==> build 37: inputs <==
==> flow/design.v <==
module joltage #(parameter int LENGTH = 100) (
    input logic clk, rst, start, data_valid,
    input logic [4*LENGTH-1:0] line_flat,
    output logic [15:0] joltage1_out,
    output logic [63:0] joltage2_out,
    output logic done
    );
    logic [3:0] line [0:LENGTH-1];
    genvar k;
    generate
        for (k = 0; k < LENGTH; k++) begin : unflatten
            assign line[k] = line_flat[4*k +: 4];
        end
    endgenerate
    parameter IDLE   = 4'b000_0,
              DATA   = 4'b001_0,
              CALC_1 = 4'b010_0,
              CALC_2 = 4'b011_0,
              SUM    = 4'b100_0,
              DONE   = 4'b101_1;
    logic [3:0] state;
    assign done = state[0];
    logic [3:0] buffer [0:LENGTH-1-2];
    logic [3:0] shift_last;
    assign shift_last = buffer[LENGTH-1-2];
    logic [$clog2(LENGTH)-1:0] counter;
    logic [3:0] p1_curr_jolt [0:1];
    logic p1_jolt_en [0:1];
    always_comb begin : p1_comb 
        p1_jolt_en[0] = shift_last >= p1_curr_jolt[0];
        p1_jolt_en[1] = (p1_curr_jolt[0] >= p1_curr_jolt[1]) && p1_jolt_en[0];
    end
    always_ff @(posedge clk) begin : p1_seq
        if (state == DATA) begin
            p1_curr_jolt[0] <= line[LENGTH-2];
            p1_curr_jolt[1] <= line[LENGTH-1];
        end
        else if (state == CALC_1 || state == CALC_2) begin
            p1_curr_jolt[0] <= p1_jolt_en[0] ? shift_last : p1_curr_jolt[0];
            p1_curr_jolt[1] <= p1_jolt_en[1] ? p1_curr_jolt[0] : p1_curr_jolt[1];
        end
        if (state == IDLE)
            joltage1_out <= 16'd0;
        else if (state == SUM)
            joltage1_out <= joltage1_out + p1_curr_jolt[0] * 4'd10 + p1_curr_jolt[1];
    end
    logic [3:0] p2_curr_jolt [0:11];
    logic p2_jolt_en [0:11];
    always_comb begin : p2_comb
        p2_jolt_en[0] = (shift_last >= p2_curr_jolt[0]);
        for (int z = 1; z < 12; z++) begin
            p2_jolt_en[z] = (p2_curr_jolt[z-1] >= p2_curr_jolt[z]) && p2_jolt_en[z-1];
        end
    end
    genvar i;
    generate
        for (i = 0; i < 12; i++) begin
            always_ff @(posedge clk) begin : p2_seq
                if (state == DATA) begin
                    p2_curr_jolt[i] <= line[LENGTH-12+i];
                end
                else if (state == CALC_2) begin
                    if (i == 0)
                        p2_curr_jolt[i] <= p2_jolt_en[i] ? shift_last : p2_curr_jolt[i];
                    else
                        p2_curr_jolt[i] <= p2_jolt_en[i] ? p2_curr_jolt[i-1] : p2_curr_jolt[i];
                end
            end
        end
    endgenerate
    logic [39:0] stage1, stage2, stage3, stage4, stage5, stage6;
    logic [39:0] stage7, stage8, stage9, stage10, stage11, stage12;
    always_comb begin : mult_add  
        stage1  = p2_curr_jolt[0];
        stage2  = (stage1  * 10) + p2_curr_jolt[1];
        stage3  = (stage2  * 10) + p2_curr_jolt[2];
        stage4  = (stage3  * 10) + p2_curr_jolt[3];
        stage5  = (stage4  * 10) + p2_curr_jolt[4];
        stage6  = (stage5  * 10) + p2_curr_jolt[5];
        stage7  = (stage6  * 10) + p2_curr_jolt[6];
        stage8  = (stage7  * 10) + p2_curr_jolt[7];
        stage9  = (stage8  * 10) + p2_curr_jolt[8];
        stage10 = (stage9  * 10) + p2_curr_jolt[9];
        stage11 = (stage10 * 10) + p2_curr_jolt[10];
        stage12 = (stage11 * 10) + p2_curr_jolt[11];
    end
    always_ff @(posedge clk) begin : p2_joltage_sum
        if (state == IDLE)
            joltage2_out <= 64'd0;
        else if (state == SUM) begin
            joltage2_out <= joltage2_out + stage12;
        end
    end
    always_ff @(posedge clk) begin : counter_logic
        if (state == DATA)
            counter <= '0;
        else if (state == CALC_1 || state == CALC_2)
            counter <= counter + 1'b1;
    end
    genvar j;
    generate
        for (j = 0; j < LENGTH-2; j++) begin
            always_ff @(posedge clk) begin : shift_reg
                if ((state == DATA) && data_valid) begin
                    buffer[j] <= line[j];
                end
                if (state == CALC_1 || state == CALC_2) begin
                    buffer[j] <= buffer[j-1];
                    if (j == 0)
                        buffer[j] <= 4'd0;
                end
            end
        end
    endgenerate
    always_ff @(posedge clk) begin : state_transitions
        if (rst) begin
            state <= IDLE;
        end
        else begin
            case (state)
                IDLE: state <= start ? DATA : IDLE;
                DATA: state <= data_valid ? CALC_1 : DATA;
                CALC_1: state <= counter == 4'd9 ? CALC_2 : CALC_1;
                CALC_2: state <= counter == LENGTH - 2'd3 ? SUM : CALC_2;
                SUM: state <= DONE;
                DONE: state <= start ? DATA : DONE;
                default : ;
            endcase
        end
    end
endmodule
==> flow/run.sh <==
#!/bin/bash
# the make line also repeats each setting of config.mk as NAME=value (left out here)
make -C /OpenROAD-flow-scripts/flow DESIGN_CONFIG=/design/flow/config.mk WORK_HOME=/design/flow/orfs CLKGATE_MAP_FILE= finish
==> flow/config.mk <==
export PLATFORM = sky130hd
export DESIGN_NAME = joltage
export DESIGN_NICKNAME = joltage
export VERILOG_FILES = /design/flow/design.v
export SDC_FILE = /design/flow/constraint.sdc
export NUM_CORES = 4
export LEC_CHECK = 0
export CAP_MARGIN = 5
export CORE_MARGIN = 2
export CORE_UTILIZATION = 70
export CTS_CLUSTER_SIZE = 58
export MIN_ROUTING_LAYER = met1
export PLACE_DENSITY = 0.65
export SETUP_SLACK_MARGIN = 3.72
export SLEW_MARGIN = 20
export TNS_END_PERCENT = 25
==> flow/constraint.sdc <==
create_clock -name core_clock -period 13.9 [get_ports {clk}]
set_input_delay 2.7800 -clock core_clock [delete_from_list [all_inputs] [get_ports {clk}]]
set_output_delay 2.7800 -clock core_clock [all_outputs]
set_load 0.01 [all_outputs]
==> inputs of build 34, as changes to build 37 <==
==> flow/config.mk (replaced) <==
export PLATFORM = sky130hd
export DESIGN_NAME = joltage
export DESIGN_NICKNAME = joltage
export VERILOG_FILES = /design/flow/design.v
export SDC_FILE = /design/flow/constraint.sdc
export NUM_CORES = 4
export LEC_CHECK = 0
export CAP_MARGIN = 25
export CORE_MARGIN = 2
export CORE_UTILIZATION = 36
export MIN_ROUTING_LAYER = met1
export PLACE_DENSITY_LB_ADDON = 0.13
export SETUP_SLACK_MARGIN = 1.26
export SLEW_MARGIN = 20
export TNS_END_PERCENT = 25
==> inputs of trial 39, as changes to build 37 <==
==> flow/config.mk (replaced) <==
export PLATFORM = sky130hd
export DESIGN_NAME = joltage
export DESIGN_NICKNAME = joltage
export VERILOG_FILES = /design/flow/design.v
export SDC_FILE = /design/flow/constraint.sdc
export NUM_CORES = 4
export LEC_CHECK = 0
export CAP_MARGIN = 20
export CORE_MARGIN = 2
export CORE_UTILIZATION = 70
export MAX_ROUTING_LAYER = met4
export SLEW_MARGIN = 20
==> flow/constraint.sdc (replaced) <==
create_clock -name core_clock -period 23.1 [get_ports {clk}]
set_input_delay 4.6200 -clock core_clock [delete_from_list [all_inputs] [get_ports {clk}]]
set_output_delay 4.6200 -clock core_clock [all_outputs]
set_load 0.01 [all_outputs]
==> summary of the runs <==
- Build 34 completed and failed the layout checks on negative setup slack. Trial 39 completed and failed the layout checks on negative setup slack. Build 37 stopped in clock tree synthesis, error DPL-0038.
- Of build 34 and trial 39, trial 39 has the higher via count (gap 3.7%, measured against trial 39).
- Global-route usage: build 34 is lower than trial 39 (20 points).
- Between trial 39 and build 34, the lower setup slack is in build 34 (gap 6700 ps).
- In area after synthesis, build 37 and build 34 do not differ.
- Of trial 39 and build 34, trial 39 has the higher sequential share of layout area (gap 4.5 points).
- Of trial 39 and build 34, build 34 has the higher final area (gap about 18%, measured against build 34).
- Between build 34 and trial 39, the lower core utilization is in build 34 (gap 33 points).
- Against trial 39, the cell count of build 34 is larger by 29%.
==> figures <==
item	build 34	build 37	trial 39
Worst hold-check path type	flip-flop to flip-flop	-	flip-flop to flip-flop
Area of all placed cells without fillers	74500 um2	-	61100 um2
Placement Setup Slack	-8250 ps	-9500 ps	-687 ps
Total of max-cap violations	0	-	0
Hold path endpoint	buffer[0][0]	-	buffer[97][3]
Worst setup skew after layout	75.1 ps	-	85.2 ps
Number of instances on the worst hold path	2	-	2
Post-CTS Setup Inserts	72	-	8
Fin Setup TNS	-294840 ps	-	-11050 ps
Largest net degree at the start of global routing	194	-	237
Worst setup SP type	flip-flop	-	flip-flop
Result of the run	failed layout checks	stopped before the end	failed layout checks
Failing step	-	clock tree synthesis	-
Violated checks	negative setup slack	-	negative setup slack
Share of the clock period used by the worst path	154%	-	103%
Well Taps	1781	-	940
Worst Max-Slew Pin Slew	1030 ps	-	1230 ps
Comb/total area	49.9%	-	57.4%
Area occupied by registers	15200 um2	-	15200 um2
Worst reg2reg startpoint	p2_curr_jolt[0][1]	-	p2_curr_jolt[0][1]
